Design alu, start of the top module:
module alu #(
    parameter INST_W = 4,
    parameter INT_W  = 6,
    parameter FRAC_W = 10,
    parameter DATA_W = INT_W + FRAC_W
)(
    input                      i_clk,
    input                      i_rst_n,
    input                      i_in_valid,
    output                     o_busy,
    input         [INST_W-1:0] i_inst,
    input  signed [DATA_W-1:0] i_data_a,
    input  signed [DATA_W-1:0] i_data_b,
    output                     o_out_valid,
    output        [DATA_W-1:0] o_data
);
For scale: about 7,600 cells after synthesis, roughly 380 flip-flops, about 57 I/O pins, roughly 0.054 mm² of cells after synthesis.
make LEC_CHECK=0 ABC_AREA=1 CAP_MARGIN=20 CELL_PAD_IN_SITES_DETAIL_PLACEMENT=2 CELL_PAD_IN_SITES_GLOBAL_PLACEMENT=1 CORE_MARGIN=4 CORE_UTILIZATION=21 CTS_CLUSTER_SIZE=45 GPL_ROUTABILITY_DRIVEN=0 HOLD_SLACK_MARGIN=0.01 MAX_ROUTING_LAYER=met5 PLACE_DENSITY_LB_ADDON=0.16 SLEW_MARGIN=30 TNS_END_PERCENT=30 finish   # period 12.2 ns
run.sh (not shown) runs the stock make flow with config.mk's settings and CLKGATE_MAP_FILE=.
==> next run, changes <==
- CELL_PAD_IN_SITES_DETAIL_PLACEMENT: 2 -> not set
- CELL_PAD_IN_SITES_GLOBAL_PLACEMENT: 1 -> not set
- CORE_MARGIN: 4 -> 2
- CORE_UTILIZATION: 21 -> 68
- CTS_CLUSTER_SIZE: 45 -> 99
- GPL_ROUTABILITY_DRIVEN: 0 -> not set
- HOLD_SLACK_MARGIN: 0.01 -> not set
- MAX_ROUTING_LAYER: met5 -> not set
- PLACE_DENSITY_LB_ADDON: 0.16 -> not set
- SLEW_MARGIN: 30 -> 20
- TNS_END_PERCENT: 30 -> 10
- clock period: 12.2 -> 6.21 ns (I/O delays scaled with it)
=> Now the flow stopped in 5_1_grt, error GRT-0232. Synthesized cell count is unchanged. Die size went down by about 70%. Area after synthesis is unchanged.

========
alu again, from the RTL that the note above started with.
make LEC_CHECK=0 CAP_MARGIN=20 CORE_MARGIN=2 CORE_UTILIZATION=72 CTS_CLUSTER_SIZE=15 SETUP_SLACK_MARGIN=0.42 SLEW_MARGIN=20 finish   # period 2.75 ns
The first run aborted during 5_1_grt (GRT-0116).
Then changed:
--- a/flow/config.mk
+++ b/flow/config.mk
@@ -7,7 +7,8 @@
 export LEC_CHECK = 0
-export CAP_MARGIN = 20
+export ABC_AREA = 1
+export CAP_MARGIN = 5
 export CORE_MARGIN = 2
-export CORE_UTILIZATION = 72
-export CTS_CLUSTER_SIZE = 15
-export SETUP_SLACK_MARGIN = 0.42
+export CORE_UTILIZATION = 71
+export CTS_CLUSTER_DIAMETER = 306
+export SETUP_SLACK_MARGIN = -0.43
 export SLEW_MARGIN = 20
==> flow/constraint.sdc (replaced) <==
create_clock -name core_clock -period 7.72 [get_ports {i_clk}]
set_input_delay 1.5440 -clock core_clock [delete_from_list [all_inputs] [get_ports {i_clk}]]
set_output_delay 1.5440 -clock core_clock [all_outputs]
set_load 0.01 [all_outputs]
Effect: This time the run reached the layout checks and failed them: negative setup slack. Die area rose by about 15%. Synthesized area rose by 13%. Synthesized cell count rose by 41%.
Then changed:
--- a/flow/config.mk
+++ b/flow/config.mk
@@ -7,8 +7,7 @@
 export LEC_CHECK = 0
-export ABC_AREA = 1
-export CAP_MARGIN = 5
+export CAP_MARGIN = 20
 export CORE_MARGIN = 2
 export CORE_UTILIZATION = 71
-export CTS_CLUSTER_DIAMETER = 306
-export SETUP_SLACK_MARGIN = -0.43
+export CTS_CLUSTER_DIAMETER = 29
+export SETUP_SLACK_MARGIN = 2.3
 export SLEW_MARGIN = 20
==> flow/constraint.sdc (replaced) <==
create_clock -name core_clock -period 7.82 [get_ports {i_clk}]
set_input_delay 1.5640 -clock core_clock [delete_from_list [all_inputs] [get_ports {i_clk}]]
set_output_delay 1.5640 -clock core_clock [all_outputs]
set_load 0.01 [all_outputs]
- The new run aborted during 5_1_grt (GRT-0232)
- die area came out lower by roughly a tenth
- synthesized cell count came out lower by a quarter to a third
- synthesized area came out lower by roughly a tenth
Then changed:
--- a/flow/config.mk
+++ b/flow/config.mk
@@ -9,5 +9,3 @@
 export CORE_MARGIN = 2
-export CORE_UTILIZATION = 71
-export CTS_CLUSTER_DIAMETER = 29
-export SETUP_SLACK_MARGIN = 2.3
+export CORE_UTILIZATION = 40
 export SLEW_MARGIN = 20
==> flow/constraint.sdc (replaced) <==
create_clock -name core_clock -period 9.5 [get_ports {i_clk}]
set_input_delay 1.9000 -clock core_clock [delete_from_list [all_inputs] [get_ports {i_clk}]]
set_output_delay 1.9000 -clock core_clock [all_outputs]
set_load 0.01 [all_outputs]
=> This time the run completed without violations. Synthesized area stays the same. Die area rises by 76%. Synthesized cell count stays the same.
Then changed:
--- a/flow/config.mk
+++ b/flow/config.mk
@@ -7,5 +7,8 @@
 export LEC_CHECK = 0
-export CAP_MARGIN = 20
+export ABC_AREA = 1
+export CAP_MARGIN = 5
 export CORE_MARGIN = 2
-export CORE_UTILIZATION = 40
+export CORE_UTILIZATION = 71
+export CTS_CLUSTER_DIAMETER = 236
+export SETUP_SLACK_MARGIN = -0.43
 export SLEW_MARGIN = 20
==> flow/constraint.sdc (replaced) <==
create_clock -name core_clock -period 7.72 [get_ports {i_clk}]
set_input_delay 1.5440 -clock core_clock [delete_from_list [all_inputs] [get_ports {i_clk}]]
set_output_delay 1.5440 -clock core_clock [all_outputs]
set_load 0.01 [all_outputs]
Effect: With this change the flow finished but failed the layout checks on negative setup slack; final area goes up by roughly a tenth; clock skew decreases by 0.022 ns; register-to-register slack is worse by 0.70 ns; count of clock-buffer cells in the layout goes up by 2; cell count is higher by a quarter to a third; synthesized cell count climbs by well over a third; synthesized area climbs by roughly a tenth; worst setup slack gets worse by 0.70 ns.
Then changed:
--- a/flow/config.mk
+++ b/flow/config.mk
@@ -8,7 +8,7 @@
 export ABC_AREA = 1
-export CAP_MARGIN = 5
+export CAP_MARGIN = 20
+export CELL_PAD_IN_SITES_GLOBAL_PLACEMENT = 3
+export CORE_ASPECT_RATIO = 0.56
 export CORE_MARGIN = 2
-export CORE_UTILIZATION = 71
-export CTS_CLUSTER_DIAMETER = 236
-export SETUP_SLACK_MARGIN = -0.43
+export CORE_UTILIZATION = 40
 export SLEW_MARGIN = 20
==> flow/constraint.sdc (replaced) <==
create_clock -name core_clock -period 10.0 [get_ports {i_clk}]
set_input_delay 2.0000 -clock core_clock [delete_from_list [all_inputs] [get_ports {i_clk}]]
set_output_delay 2.0000 -clock core_clock [all_outputs]
set_load 0.01 [all_outputs]
What happened: This time the run finished clean. Clock skew came out higher by 0.034 ns. Via count came out lower by 7.0%. Routed wire length came out higher by 18%. Global-route usage came out lower by 16 points. First-iteration DRC count came out lower by 28%.
